==> job 2086: inputs <==
==> flow/design.v (excerpt) <==
module MIPS(
	input clk,
	input rst_n,
	input cpu_en,
	input [7:0] data_read,
	input ram_send,
	input ram_receive,
	output reg cpu_send,
	output reg cpu_receive,
	output reg cpu_ready,
	output reg [15:0] data_addr,
	output reg [7:0] data_store,
	output reg [1:0] mem_ctrl, 
	output reg done
	);
	reg [15:0] R [7:0]; 
	reg [15:0] PC,IR;
	reg [3:0] OP;
	reg [2:0] funct; 
	reg [2:0] state,next_state;
	parameter IDLE = 3'b000,
				 IF = 3'b001,
				 ID = 3'b010,
				 EX = 3'b011,
				 MEM = 3'b100,
				 WB = 3'b101;
	always@(posedge clk)
	begin
		if(~(rst_n&cpu_en))
		begin
			state <= IDLE;
		end
		else
		begin
			case(next_state)
				IDLE:state <= IDLE;
				IF:state <= IF;
				ID:state <= ID;
				EX:state <= EX;
				MEM:state <= MEM;
				WB:state <= WB;
				default:state <= state;
			endcase
		end
	end
	reg [15:0] rs,rt;
	reg [5:0] im;
	reg [11:0] addr;
	reg [15:0] temp;
	reg [1:0] read_cnt;
	reg [1:0] write_cnt;
	reg delay_cnt;
	reg delay_en;
	always@(posedge clk) 
	begin
		if(~(rst_n&cpu_en))
		begin
			cpu_ready <= 1'b0;
			delay_cnt <= 1'b0;
		end
		else if(delay_en)
		begin
			if(delay_cnt)
				cpu_ready <= 1'b0; 
			else
			begin
				cpu_ready <= 1'b1;
				delay_cnt <= 1'b1;
			end
		end
		else
		begin
			cpu_ready <= 1'b0;
			delay_cnt <= 1'b0;
		end
	end
	wire [15:0]PC_1;
	assign PC_1 = PC + 16'd2;
	always@(posedge clk)
	begin
		if(~(rst_n&cpu_en))
		begin
			{R[0],R[1],R[2],R[3],R[4],R[5],R[6],R[7]} <= 128'd0;
			{PC,IR} <= 32'd0;
			{rs,rt} <= 32'd0;
			im <= 6'd0;
			addr <= 12'd0;
			temp <= 16'd0;
			{cpu_receive,cpu_send} <= 2'b00;
			next_state <= IDLE;
			data_addr <= 16'd0;
			data_store <= 8'd0;
			OP <= 4'd0;
			IR <= 16'd0;
			funct <= 3'd0;
			delay_en <= 1'b0;
			done <= 1'b0;
			mem_ctrl <= 2'd0; 
			read_cnt <= 2'd0;
			write_cnt <= 2'd0;
		end
		else
		begin
  ...
Settings: LEC_CHECK=0, CAP_MARGIN=40, CELL_PAD_IN_SITES_GLOBAL_PLACEMENT=2, CORE_ASPECT_RATIO=0.96, CORE_MARGIN=2, CORE_UTILIZATION=32, GPL_TIMING_DRIVEN=1, MIN_ROUTING_LAYER=met2, PLACE_DENSITY_LB_ADDON=0.09, SLEW_MARGIN=0; clock period 10.0 ns.
run.sh (not shown) runs the stock make flow with config.mk's settings and CLKGATE_MAP_FILE=.
==> job 5293 (differences from job 2086) <==
==> flow/config.mk (replaced) <==
export PLATFORM = sky130hd
export DESIGN_NAME = MIPS
export DESIGN_NICKNAME = MIPS
export VERILOG_FILES = /design/flow/design.v
export SDC_FILE = /design/flow/constraint.sdc
export NUM_CORES = 4
export LEC_CHECK = 0
export ABC_AREA = 1
export CAP_MARGIN = 25
export CELL_PAD_IN_SITES_DETAIL_PLACEMENT = 2
export CELL_PAD_IN_SITES_GLOBAL_PLACEMENT = 3
export CORE_ASPECT_RATIO = 0.81
export CORE_MARGIN = 7
export CORE_UTILIZATION = 37
export CTS_CLUSTER_SIZE = 90
export GPL_ROUTABILITY_DRIVEN = 1
export HOLD_SLACK_MARGIN = 0.29
export MAX_ROUTING_LAYER = met5
export MIN_ROUTING_LAYER = met1
export PLACE_DENSITY_LB_ADDON = 0.29
export SLEW_MARGIN = 20
export TNS_END_PERCENT = 100
==> flow/constraint.sdc (replaced) <==
create_clock -name core_clock -period 3.15 [get_ports {clk}]
set_input_delay 0.6300 -clock core_clock [delete_from_list [all_inputs] [get_ports {clk}]]
set_output_delay 0.6300 -clock core_clock [all_outputs]
set_load 0.01 [all_outputs]
==> job 4598 (differences from job 2086) <==
==> flow/config.mk (replaced) <==
export PLATFORM = sky130hd
export DESIGN_NAME = MIPS
export DESIGN_NICKNAME = MIPS
export VERILOG_FILES = /design/flow/design.v
export SDC_FILE = /design/flow/constraint.sdc
export NUM_CORES = 4
export LEC_CHECK = 0
export CAP_MARGIN = 20
export CORE_MARGIN = 2
export CORE_UTILIZATION = 40
export SLEW_MARGIN = 20
==> flow/constraint.sdc (replaced) <==
create_clock -name core_clock -period 4.36 [get_ports {clk}]
set_input_delay 0.8720 -clock core_clock [delete_from_list [all_inputs] [get_ports {clk}]]
set_output_delay 0.8720 -clock core_clock [all_outputs]
set_load 0.01 [all_outputs]
==> comparison <==
Global-route usage, lowest first: job 4598, job 5293, job 2086. The lowest non-clock buffer count belongs to job 2086, the highest to job 5293. In job 2086 the synthesized area is larger than in job 5293, by 4.8%. In sequential cell count, job 4598 and job 5293 do not differ. Sequential power: job 4598 is higher than job 2086 (about 130%). Of job 5293 and job 2086, job 5293 has the higher critical path depth (gap 4). The highest routed wire length belongs to job 5293, the lowest to job 4598. Register-to-register slack, lowest first: job 5293, job 4598, job 2086. In job 5293 the cell area is smaller than in job 2086, by 1.5%.
==> figures <==
                                                        job 2086       job 4598       job 5293
WL met3                                            36600 microns   6750 microns   7830 microns
Final non-filler cell area                          0.0213 sq mm   0.0209 sq mm   0.0210 sq mm
Met1 layer wirelength in the final routing             0 microns  31600 microns  45300 microns
Final clock skew                                       0.0421 ns      0.0354 ns      0.0295 ns
Status                                  timing/DRC/antenna clean  timing/DRC/antenna clean  timing/DRC/antenna clean
Ratio of layout area to synthesized area                  1.132x         1.108x         1.168x
Cell depth of the worst flop-to-flop path                      9              9             13
Fmax                                                     213 MHz        259 MHz        330 MHz
Clock Buffer Count                                            54             48             55
Post-synthesis compound-gate area fraction                 21.2%          21.2%          28.2%
Worst IR Drop VDD                                     0.000106 V     0.000271 V     0.000391 V
DP HPWL                                            59400 microns  52700 microns  75300 microns
Startpoint of the worst register-to-register path         rs[11]          rs[2]         rt[15]
Critical path's slowest cell                             dfxtp_1         or4b_4        dfxtp_1
Chip area                                           0.0608 sq mm   0.0488 sq mm   0.0550 sq mm
Min Clock Period, post-route                             4.71 ns        3.86 ns        3.03 ns
Die height                                           242 microns    221 microns    212 microns
Average via count per standard cell                         8.03           6.30           6.18
Area occupied by multi-input gates                  0.0123 sq mm   0.0122 sq mm   0.0107 sq mm

---

==> inputs of build 36 <==
==> flow/design.v <==
module MIPS(
	input clk,
	input rst_n,
	input cpu_en,
	input [7:0] data_read,
	input ram_send,
	input ram_receive,
	output reg cpu_send,
	output reg cpu_receive,
	output reg cpu_ready,
	output reg [15:0] data_addr,
	output reg [7:0] data_store,
	output reg [1:0] mem_ctrl, 
	output reg done
	);
	reg [15:0] R [7:0]; 
	reg [15:0] PC,IR;
	reg [3:0] OP;
	reg [2:0] funct; 
	reg [2:0] state,next_state;
	parameter IDLE = 3'b000,
				 IF = 3'b001,
				 ID = 3'b010,
				 EX = 3'b011,
				 MEM = 3'b100,
				 WB = 3'b101;
	always@(posedge clk)
	begin
		if(~(rst_n&cpu_en))
		begin
			state <= IDLE;
		end
		else
		begin
			case(next_state)
				IDLE:state <= IDLE;
				IF:state <= IF;
				ID:state <= ID;
				EX:state <= EX;
				MEM:state <= MEM;
				WB:state <= WB;
				default:state <= state;
			endcase
		end
	end
	reg [15:0] rs,rt;
	reg [5:0] im;
	reg [11:0] addr;
	reg [15:0] temp;
	reg [1:0] read_cnt;
	reg [1:0] write_cnt;
	reg delay_cnt;
	reg delay_en;
	always@(posedge clk) 
	begin
		if(~(rst_n&cpu_en))
		begin
			cpu_ready <= 1'b0;
			delay_cnt <= 1'b0;
		end
		else if(delay_en)
		begin
			if(delay_cnt)
				cpu_ready <= 1'b0; 
			else
			begin
				cpu_ready <= 1'b1;
				delay_cnt <= 1'b1;
			end
		end
		else
		begin
			cpu_ready <= 1'b0;
			delay_cnt <= 1'b0;
		end
	end
	wire [15:0]PC_1;
	assign PC_1 = PC + 16'd2;
	always@(posedge clk)
	begin
		if(~(rst_n&cpu_en))
		begin
			{R[0],R[1],R[2],R[3],R[4],R[5],R[6],R[7]} <= 128'd0;
			{PC,IR} <= 32'd0;
			{rs,rt} <= 32'd0;
			im <= 6'd0;
			addr <= 12'd0;
			temp <= 16'd0;
			{cpu_receive,cpu_send} <= 2'b00;
			next_state <= IDLE;
			data_addr <= 16'd0;
			data_store <= 8'd0;
			OP <= 4'd0;
			IR <= 16'd0;
			funct <= 3'd0;
			delay_en <= 1'b0;
			done <= 1'b0;
			mem_ctrl <= 2'd0; 
			read_cnt <= 2'd0;
			write_cnt <= 2'd0;
		end
		else
		begin
			case(state)
				IDLE:
				begin
					done <= 1'b0;
					next_state <= IF;
					read_cnt <= 2'd0;
					write_cnt <= 2'd0;
					{cpu_receive,cpu_send} <= 2'b00;
					mem_ctrl <= 2'b00; 
				end
				IF:
				begin
					mem_ctrl <= 2'b10; 
					{cpu_receive,cpu_send} <= 2'b00; 
					if(read_cnt == 2'd0)
					begin
						data_addr <= PC;
						delay_en <= 1'b1;
						if(cpu_receive && ram_send) 
						begin
							cpu_receive <= 1'b0;
							delay_en <= 1'b0;
							read_cnt <= 2'd1;
						end
						else if(ram_send) 
						begin
							IR[15:8] <= data_read;
							if(IR[15:8] == data_read)
								cpu_receive <= 1'b1;
							else
								cpu_receive <= 1'b0;
						end
						else
						begin
							IR[15:8] <= IR[15:8];
							read_cnt <= 2'd0;
						end
					end
					else if(read_cnt == 2'd1)
					begin
						data_addr <= PC + 16'd1;
						delay_en <= 1'b1;
						if(cpu_receive && ram_send) 
						begin
							cpu_receive <= 1'b0;
							delay_en <= 1'b0;
							read_cnt <= 2'd2;
						end
						else if(ram_send) 
						begin
							IR[7:0] <= data_read;
							if(IR[7:0] == data_read)
								cpu_receive <= 1'b1;
							else
								cpu_receive <= 1'b0;
						end
						else
						begin
							IR[7:0] <= IR[7:0];
							read_cnt <= 2'd1;
						end
					end
					else if(read_cnt == 2'd2)
					begin
						next_state <= ID;
						PC <= PC + 16'd2;
						read_cnt <= 2'd0;
						mem_ctrl <= 2'b00; 
						{cpu_receive,cpu_send} <= 2'b00;
					end
					else
					begin
						next_state <= IF;
						PC <= PC;
					end
				end
				ID:
				begin
					OP <= IR[15:12];
					case(IR[11:9])
						3'd0:rs <= R[0];
						3'd1:rs <= R[1];
						3'd2:rs <= R[2];
						3'd3:rs <= R[3];
						3'd4:rs <= R[4];
						3'd5:rs <= R[5];
						3'd6:rs <= R[6];
						3'd7:rs <= R[7];
						default:rs <= 16'd0;
					endcase
					case(IR[8:6])
						3'd0:rt <= R[0];
						3'd1:rt <= R[1];
						3'd2:rt <= R[2];
						3'd3:rt <= R[3];
						3'd4:rt <= R[4];
						3'd5:rt <= R[5];
						3'd6:rt <= R[6];
						3'd7:rt <= R[7];
						default:rt <= 16'd0;
					endcase
					funct <= IR[2:0];
					im <= IR[5:0];
					addr <= IR[11:0];
					next_state <= EX;
				end
				EX:
				begin
					if(OP == 4'b0000) 
					begin
						case(funct)
							3'b000,3'b001:temp <= rs + rt; 
							3'b010,3'b011:temp <= rs - rt; 
							3'b100:temp <= (rs < rt) ? 16'd1:16'd0; 
							3'b101:temp <= rs & rt; 
							3'b110:temp <= rs | rt; 
							3'b111:PC <= rs; 
							default:temp <= 16'd0;
						endcase
					end
					else if(OP[3]) 
					begin
						case(OP)
							4'b1000:temp <= rs + {10'd0,im}; 
							4'b1001:temp <= rs - {10'd0,im}; 
							4'b1010:temp <= rs & {10'd0,im}; 
							4'b1011:temp <= rs | {10'd0,im}; 
							4'b1110:PC <= (rs==rt) ? (PC+16'd2+im<<1):PC; 
							4'b1111:PC <= (rs!=rt) ? (PC+16'd2+im<<1):PC; 
							default:temp <= 16'd0;
						endcase
					end
					else if(OP[2]) 
					begin
						if(OP == 4'b0100) 
							PC <= {PC_1[15:12],addr};
						else if(OP == 4'b0101) 
						begin
							R[7] <= PC;
							PC <= {PC_1[15:12],addr};
						end
					end
					else
						next_state <= IDLE;
					next_state <= MEM;
					read_cnt <= 2'd0;
					write_cnt <= 2'd0;
					data_addr <= 16'd0;
				end
				MEM:
				begin
					case(OP)
						4'b1100: 
							begin
								mem_ctrl <= 2'b10; 
								{cpu_receive,cpu_send} <= 2'b00; 
								if(read_cnt == 2'd0)
								begin
									data_addr <= rs + {10'd0,im};
									delay_en <= 1'b1;
									if(cpu_receive && ram_send) 
									begin
										cpu_receive <= 1'b0;
										delay_en <= 1'b0;
										read_cnt <= 2'd1;
									end
									else if(ram_send) 
									begin
										temp[15:8] <= data_read;
										if(temp[15:8] == data_read)
											cpu_receive <= 1'b1;
										else
											cpu_receive <= 1'b0;
									end
									else
									begin
										temp[15:8] <= temp[15:8];
										read_cnt <= 2'd0;
									end
								end
								else if(read_cnt == 2'd1)
								begin
									data_addr <= rs + {10'd0,im} + 16'd1;
									delay_en <= 1'b1;
									if(cpu_receive && ram_send) 
									begin
										cpu_receive <= 1'b0;
										delay_en <= 1'b0;
										read_cnt <= 2'd2;
									end
									else if(ram_send) 
									begin
										temp[7:0] <= data_read;
										if(temp[7:0] == data_read)
											cpu_receive <= 1'b1;
										else
											cpu_receive <= 1'b0;
									end
									else
									begin
										temp[7:0] <= temp[7:0];
										read_cnt <= 2'd1;
									end
								end
								else if(read_cnt == 2'd2)
								begin
									next_state <= WB;
									read_cnt <= 2'd0;
									mem_ctrl <= 2'b00; 
									{cpu_receive,cpu_send} <= 2'b00;
								end
								else
								begin
									next_state <= MEM;
									temp <= temp;
								end
							end
						4'b1101: 
							begin
								mem_ctrl <= 2'b01; 
								{cpu_receive,cpu_send} <= 2'b00; 
								if(write_cnt == 2'd0)
								begin
									data_addr <= rs + {10'd0,im};
									data_store <= rt[15:8];
									if(cpu_send && ram_receive)
									begin
										cpu_send <= 1'b0;
										write_cnt <= 2'd1;
									end
									else if(data_store == rt[15:8])
										cpu_send <= 1'b1;
									else
									begin
										cpu_send <= 1'b0;
										write_cnt <= 2'd0;
									end
								end
								else if(write_cnt == 2'd1)
								begin
									data_addr <= rs + {10'd0,im} + 16'd1;
									data_store <= rt[7:0];
									if(cpu_send && ram_receive)
									begin
										cpu_send <= 1'b0;
										write_cnt <= 2'd2;
									end
									else if(data_store == rt[7:0])
										cpu_send <= 1'b1;
									else
									begin
										cpu_send <= 1'b0;
										write_cnt <= 2'd1;
									end
								end
								else if(write_cnt == 2'd2)
								begin
									next_state <= WB;
									write_cnt <= 2'd0;
									mem_ctrl <= 2'b00; 
									{cpu_receive,cpu_send} <= 2'b00;
								end
								else
								begin
									next_state <= MEM;
									write_cnt <= write_cnt;
								end
							end
						default:
							begin
								mem_ctrl <= 2'b00; 
								temp <= temp;
								data_store <= 8'd0;
								data_addr <= 8'd0;
								next_state <= WB;
							end
					endcase
				end
				WB:
				begin
					if(OP == 4'b0000) 
					begin
						case(IR[5:3])
							3'd0:R[0] <= temp;
							3'd1:R[1] <= temp;
							3'd2:R[2] <= temp;
							3'd3:R[3] <= temp;
							3'd4:R[4] <= temp;
							3'd5:R[5] <= temp;
							3'd6:R[6] <= temp;
							3'd7:R[7] <= temp;
						endcase
					end
					else if(OP[3]) 
					begin
						if((OP[3:2] == 2'b10) | (OP == 4'b1100)) 
						begin
							case(IR[8:6])
								3'd0:R[0] <= temp;
								3'd1:R[1] <= temp;
								3'd2:R[2] <= temp;
								3'd3:R[3] <= temp;
								3'd4:R[4] <= temp;
								3'd5:R[5] <= temp;
								3'd6:R[6] <= temp;
								3'd7:R[7] <= temp;
							endcase
						end
					end
					else 
						{R[0],R[1],R[2],R[3],R[4],R[5],R[6],R[7]} <= {R[0],R[1],R[2],R[3],R[4],R[5],R[6],R[7]};
					done <= 1'b1;
					next_state <= IDLE;
				end
			endcase
		end
	end
endmodule
==> flow/run.sh <==
#!/bin/bash
# the make line also repeats each setting of config.mk as NAME=value (left out here)
make -C /OpenROAD-flow-scripts/flow DESIGN_CONFIG=/design/flow/config.mk WORK_HOME=/design/flow/orfs CLKGATE_MAP_FILE= finish
==> flow/config.mk <==
export PLATFORM = sky130hd
export DESIGN_NAME = MIPS
export DESIGN_NICKNAME = MIPS
export VERILOG_FILES = /design/flow/design.v
export SDC_FILE = /design/flow/constraint.sdc
export NUM_CORES = 4
export LEC_CHECK = 0
export ABC_AREA = 1
export CAP_MARGIN = 25
export CELL_PAD_IN_SITES_DETAIL_PLACEMENT = 2
export CELL_PAD_IN_SITES_GLOBAL_PLACEMENT = 1
export CORE_ASPECT_RATIO = 0.81
export CORE_MARGIN = 3
export CORE_UTILIZATION = 22
export CTS_CLUSTER_SIZE = 90
export GPL_ROUTABILITY_DRIVEN = 1
export HOLD_SLACK_MARGIN = 0.29
export MAX_ROUTING_LAYER = met5
export MIN_ROUTING_LAYER = met1
export PLACE_DENSITY_LB_ADDON = 0.29
export SLEW_MARGIN = 20
export TNS_END_PERCENT = 100
==> flow/constraint.sdc <==
create_clock -name core_clock -period 3.15 [get_ports {clk}]
set_input_delay 0.6300 -clock core_clock [delete_from_list [all_inputs] [get_ports {clk}]]
set_output_delay 0.6300 -clock core_clock [all_outputs]
set_load 0.01 [all_outputs]
==> trial 23: changes against build 36 <==
==> flow/config.mk (replaced) <==
export PLATFORM = sky130hd
export DESIGN_NAME = MIPS
export DESIGN_NICKNAME = MIPS
export VERILOG_FILES = /design/flow/design.v
export SDC_FILE = /design/flow/constraint.sdc
export NUM_CORES = 4
export LEC_CHECK = 0
export CAP_MARGIN = 20
export CORE_MARGIN = 4
export CORE_UTILIZATION = 40
export CTS_CLUSTER_DIAMETER = 292
export SETUP_SLACK_MARGIN = 2.75
export SLEW_MARGIN = 20
export TNS_END_PERCENT = 60
==> flow/constraint.sdc (replaced) <==
create_clock -name core_clock -period 10.0 [get_ports {clk}]
set_input_delay 2.0000 -clock core_clock [delete_from_list [all_inputs] [get_ports {clk}]]
set_output_delay 2.0000 -clock core_clock [all_outputs]
set_load 0.01 [all_outputs]
==> results <==
Trial 23 completed with no timing, DRC or antenna violations. Build 36 completed without violations.
Between trial 23 and build 36, the lower synthesized cell count is in trial 23 (gap 16%, measured against build 36).
In count of clock-buffer cells in the layout, build 36 and trial 23 do not differ.
Against trial 23, the area after synthesis of build 36 is lower by 4.6%.
Between trial 23 and build 36, the lower sequential power is in trial 23 (gap about 70%, measured against build 36).
Critical path depth: trial 23 is lower than build 36 (4).
Of build 36 and trial 23, build 36 has the higher die area (gap 68%, measured against trial 23).
In trial 23 the clock skew is higher than in build 36, by 0.0013 ns.
Between trial 23 and build 36, the lower via count is in trial 23 (gap 14%, measured against build 36).
Between build 36 and trial 23, the lower sequential share of layout area is in build 36 (gap 1.2 points).
In trial 23 the utilization is higher than in build 36, by 17 points.
==> figures <==
                                                                        trial 23                  build 36
1st-iter DRT viols                                                         1,997                     1,672
Cts bufs inserted                                                             34                        35
Tool warnings                                                                 73                        70
Count of multi-input combinational gates                                   1,730                     1,971
GR met3 Demand/Resource                                                   4.051%                    3.736%
Internal power                                                          1.870 mW                  5.920 mW
Outcome                                                 timing/DRC/antenna clean  timing/DRC/antenna clean
Total die size                                                        50,630 um2                85,180 um2
Inst Count DP                                                              2,770                     3,837
LEAKAGE                                                                 7.570 nW                  8.413 nW
Worst-Margin Slew                                                       1.023 ns                  1.099 ns
Half-perimeter wire length after placement                             49,180 um                 76,320 um
Via count                                                                 17,790                    20,590
Register fraction of the total cell area                                  26.59%                    25.37%
Sum of met2 wire segment lengths after detailed routing                30,880 um                 39,750 um
Number of rows created at floorplan                                           79                        93
Comb/total area                                                           59.28%                    49.31%
Area occupied by registers                                              5493 um2                  5489 um2
Final worst-path cycle share                                              41.58%                    93.92%
Count leader, synth                                      sky130_fd_sc_hd__nor2_1  sky130_fd_sc_hd__nand2_1
Filler instances                                                           4,567                     9,520
Power figures rest on the tool's default switching activity, not on a simulated workload.
